## indigo
## arc4
module arc4(input logic clk, input logic rst_n,
            input logic en, output logic rdy,
            input logic [23:0] key,
            output logic [7:0] ct_addr, input logic [7:0] ct_rddata,
            output logic [7:0] pt_addr, input logic [7:0] pt_rddata, output logic [7:0] pt_wrdata, output logic pt_wren);
Size: roughly 7600 cells after synthesis, ~4200 flip-flops, ~69 I/O pins.
Settings: LEC_CHECK=0, CAP_MARGIN=35, CELL_PAD_IN_SITES_DETAIL_PLACEMENT=0, CELL_PAD_IN_SITES_GLOBAL_PLACEMENT=0, CORE_ASPECT_RATIO=0.83, CORE_MARGIN=2, CORE_UTILIZATION=72, CTS_CLUSTER_DIAMETER=89, CTS_CLUSTER_SIZE=15, GPL_ROUTABILITY_DRIVEN=1, MAX_ROUTING_LAYER=met5, MIN_ROUTING_LAYER=met1, PLACE_DENSITY=0.35, SETUP_SLACK_MARGIN=1.55, SLEW_MARGIN=5; clock period 6.01 ns.
run.sh (not shown) runs the stock make flow with config.mk's settings and CLKGATE_MAP_FILE=.
indigo completed end to end; final checks failed (setup timing).
Edits applied to the flow inputs when going from indigo to pepper:
# indigo
export LEC_CHECK = 0
export CAP_MARGIN = 35
export CELL_PAD_IN_SITES_DETAIL_PLACEMENT = 0
export CELL_PAD_IN_SITES_GLOBAL_PLACEMENT = 0
export CORE_ASPECT_RATIO = 0.83
export CORE_MARGIN = 2
export CORE_UTILIZATION = 72
export CTS_CLUSTER_DIAMETER = 89
export CTS_CLUSTER_SIZE = 15
export GPL_ROUTABILITY_DRIVEN = 1
export MAX_ROUTING_LAYER = met5
export MIN_ROUTING_LAYER = met1
export PLACE_DENSITY = 0.35
export SETUP_SLACK_MARGIN = 1.55
export SLEW_MARGIN = 5
create_clock -name core_clock -period 6.01 [get_ports {clk}]
# pepper
export LEC_CHECK = 0
export CAP_MARGIN = 20
export CORE_MARGIN = 2
export CORE_UTILIZATION = 72
export CTS_CLUSTER_SIZE = 72
export PLACE_DENSITY_LB_ADDON = 0.0
export SLEW_MARGIN = 20
create_clock -name core_clock -period 8.71 [get_ports {clk}]
### Flow results
pepper reached the final stage; the timing, DRC and antenna checks on its layout passed.
Relative to indigo, the fraction of area in clock buffers and inverters of pepper is higher by 2.5 points.
Between pepper and indigo, the overall via count from detail_route is higher for indigo.
Comparing indigo with pepper, the die size came out essentially unchanged.
As far as core outline area is concerned, indigo and pepper perform about the same.
Looking at total of fill cells in the finished design, pepper sits 488 above indigo.
Edits applied to the flow inputs when going from pepper to violet:
# pepper
export LEC_CHECK = 0
export CAP_MARGIN = 20
export CORE_MARGIN = 2
export CORE_UTILIZATION = 72
export CTS_CLUSTER_SIZE = 72
export PLACE_DENSITY_LB_ADDON = 0.0
export SLEW_MARGIN = 20
create_clock -name core_clock -period 8.71 [get_ports {clk}]
# violet
export LEC_CHECK = 0
export CAP_MARGIN = 20
export CORE_MARGIN = 2
export CORE_UTILIZATION = 30
export PLACE_DENSITY = 0.5
export SLEW_MARGIN = 20
create_clock -name core_clock -period 10.8 [get_ports {clk}]
### Flow results
Utilization | violet below pepper. Diff pepper -> violet | global routing usage on met3 | decrease of 5.5 points. Relative to pepper, worst hold slack has gone up in violet. violet ends up with a overall routing resource usage that is 24 points lower than in pepper. The routability congestion estimate in pepper is 1.2 times that in violet. Re cell area after synthesis: no difference whatsoever between violet and pepper.

========
Starting RTL as in the previous note.
clock: 6.13 ns
lec_check: 0
cap_margin: 25
cell_pad_in_sites_detail_placement: 2
cell_pad_in_sites_global_placement: 2
core_aspect_ratio: 0.68
core_margin: 2
core_utilization: 40
cts_cluster_size: 68
gpl_routability_driven: 1
gpl_timing_driven: 0
hold_slack_margin: -0.02
max_routing_layer: met4
min_routing_layer: met2
place_density_lb_addon: 0.28
setup_slack_margin: 1.01
slew_margin: 20
tns_end_percent: 85
The first run did not get past global routing.
Edit:
==> flow/config.mk (replaced) <==
export PLATFORM = sky130hd
export DESIGN_NAME = arc4
export DESIGN_NICKNAME = arc4
export VERILOG_FILES = /design/flow/design.v
export SDC_FILE = /design/flow/constraint.sdc
export NUM_CORES = 4
export LEC_CHECK = 0
export CAP_MARGIN = 20
export CORE_MARGIN = 2
export CORE_UTILIZATION = 71
export SLEW_MARGIN = 20
==> flow/constraint.sdc (replaced) <==
create_clock -name core_clock -period 6.01 [get_ports {clk}]
set_input_delay 1.2020 -clock core_clock [delete_from_list [all_inputs] [get_ports {clk}]]
set_output_delay 1.2020 -clock core_clock [all_outputs]
set_load 0.01 [all_outputs]
With this change the flow ran to the end with violations: negative setup slack.
Synthesized cell count is unchanged.
Area after synthesis stays the same.
Die size came out lower by well over a third.
Edit:
--- a/flow/config.mk
+++ b/flow/config.mk
@@ -8,4 +8,6 @@
 export CAP_MARGIN = 20
 export CORE_MARGIN = 2
-export CORE_UTILIZATION = 71
+export CORE_UTILIZATION = 30
+export PLACE_DENSITY = 0.5
+export SETUP_SLACK_MARGIN = 1.62
 export SLEW_MARGIN = 20
==> flow/constraint.sdc (replaced) <==
create_clock -name core_clock -period 10.8 [get_ports {clk}]
set_input_delay 2.1600 -clock core_clock [delete_from_list [all_inputs] [get_ports {clk}]]
set_output_delay 2.1600 -clock core_clock [all_outputs]
set_load 0.01 [all_outputs]
What happened: The changed run went through all stages and came out clean; cell count is higher by a quarter to a third; wire length is lower by about a fifth; flip-flop count does not change; count of clock-buffer cells in the layout is higher by 61.

========
== build 82 ==
Starting RTL as in the previous note.
make LEC_CHECK=0 CAP_MARGIN=20 CELL_PAD_IN_SITES_GLOBAL_PLACEMENT=0 CORE_MARGIN=8 CORE_UTILIZATION=25 GPL_ROUTABILITY_DRIVEN=1 HOLD_SLACK_MARGIN=-0.08 PLACE_DENSITY_LB_ADDON=0.26 SETUP_SLACK_MARGIN=-0.21 SLEW_MARGIN=5 finish   # period 12.7 ns
Build 82 went all the way through the flow, and no timing, DRC or antenna check failed.
What build 80 does differently from build 82 at the input level:
- putting MAX_ROUTING_LAYER at met4 where nothing was set
- clearing SETUP_SLACK_MARGIN, which used to be -0.21
- swapping 20 for 30 in CAP_MARGIN
- clearing HOLD_SLACK_MARGIN, which used to be -0.08
- swapping 25 for 51 in CORE_UTILIZATION
- putting ABC_AREA at 1 where nothing was set
- putting CTS_CLUSTER_DIAMETER at 139 where nothing was set
- clearing CELL_PAD_IN_SITES_GLOBAL_PLACEMENT, which used to be 0
- clearing PLACE_DENSITY_LB_ADDON, which used to be 0.26
- swapping 8 for 4 in CORE_MARGIN
- putting PLACE_DENSITY at 0.5 where nothing was set
- putting GPL_TIMING_DRIVEN at 0 where nothing was set
- swapping 1 for 0 in GPL_ROUTABILITY_DRIVEN
- putting MIN_ROUTING_LAYER at met2 where nothing was set
- putting CORE_ASPECT_RATIO at 0.86 where nothing was set
- swapping 5 for 0 in SLEW_MARGIN
- swapping 12.7 for 6.84 in the clock period (ns, I/O delays scaled along)
## What came out
Run status, build 80: aborted in 5_1_grt, error GRT-0116
Build 82: all stages complete, timing, DRC and antenna checks passed
Number of different library cells in the post-synthesis netlist, build 80 vs build 82: down by more than a quarter
[compare] base=build 82 new=build 80: synthesized chip area reported by yosys up about 2%, part of the Yosys area used for sequential elements went down.
Diff build 82 -> build 80: setup fix buffers added after clock tree synthesis increased 309, total die area moved down, number of nets at floorplan up 79%.
Setup changes, build 80 to build 20
- CTS_CLUSTER_DIAMETER: 139 -> 369
- GPL_ROUTABILITY_DRIVEN: 0 -> unset
- GPL_TIMING_DRIVEN: 0 -> unset
- PLACE_DENSITY_LB_ADDON: unset -> 0.0
- MIN_ROUTING_LAYER: met2 -> unset
- TNS_END_PERCENT: unset -> 30
- CORE_ASPECT_RATIO: 0.86 -> unset
- CTS_CLUSTER_SIZE: unset -> 22
- PLACE_DENSITY: 0.5 -> unset
- MAX_ROUTING_LAYER: met4 -> unset
- CAP_MARGIN: 30 -> 20
- SLEW_MARGIN: 0 -> 20
- ABC_AREA: 1 -> unset
- CORE_UTILIZATION: 51 -> 72
- SETUP_SLACK_MARGIN: unset -> 1.72
- CORE_MARGIN: 4 -> 2
- the clock period (ns, I/O delays scaled along): 6.84 -> 6.06
Results
- Final checks on build 20, whose flow otherwise completed, came back failing, citing negative setup slack.
- When build 20 is set beside build 80, its area reported by Yosys stat turns out to be 2.0% smaller.
- Mean instance size in the synthesized netlist ends up higher on build 20.
- [diff] worst slack after detailed placement, build 20 relative to build 80: improvement
- Build 20 gives less number of buffers between clock root and the deepest sink than build 80 did.
#### Input delta (build 41 over build 20)
- removing TNS_END_PERCENT (formerly 30)
- changing SLEW_MARGIN from 20 to 35
- removing CTS_CLUSTER_SIZE (formerly 22)
- changing CORE_MARGIN from 2 to 4
- setting CORE_ASPECT_RATIO to 0.55 for the first time
- setting MIN_ROUTING_LAYER to met1 for the first time
- changing CAP_MARGIN from 20 to 30
- setting PLACE_DENSITY to 0.5 for the first time
- removing SETUP_SLACK_MARGIN (formerly 1.72)
- changing CTS_CLUSTER_DIAMETER from 369 to 139
- setting MAX_ROUTING_LAYER to met4 for the first time
- setting ABC_AREA to 1 for the first time
- setting GPL_ROUTABILITY_DRIVEN to 0 for the first time
- removing PLACE_DENSITY_LB_ADDON (formerly 0.0)
- changing CORE_UTILIZATION from 72 to 51
- setting GPL_TIMING_DRIVEN to 1 for the first time
- changing the clock period (ns, I/O delays scaled along) from 6.06 to 6.84
What the final checks of build 41 revealed, after a flow that finished every stage, was a layout that fails on negative setup slack.
Taking build 20 as the reference point, the multi-input combinational cell count of build 41 rises by about 200%.
The first-iteration DRC count of build 41 was inferior to that of build 20.
Build 41 ended up with a higher reported net switching power than build 20 did.
Taking build 20 as the reference, in build 41 power drawn by the sequential cells fell 9.4%, required time at the endpoint of the critical path increased 770 ps, clock network fraction of total power shows an increase of 7.7 points.
[build 41] wire length of the first global-routing pass rose about 20% relative to build 20
Route | build 41 vs build 20 | wire longer in build 41
Sort build 20 and build 41 by fraction of the cycle the final worst path needs, descending, and build 20 comes first.
Power and IR drop assume default switching activity.
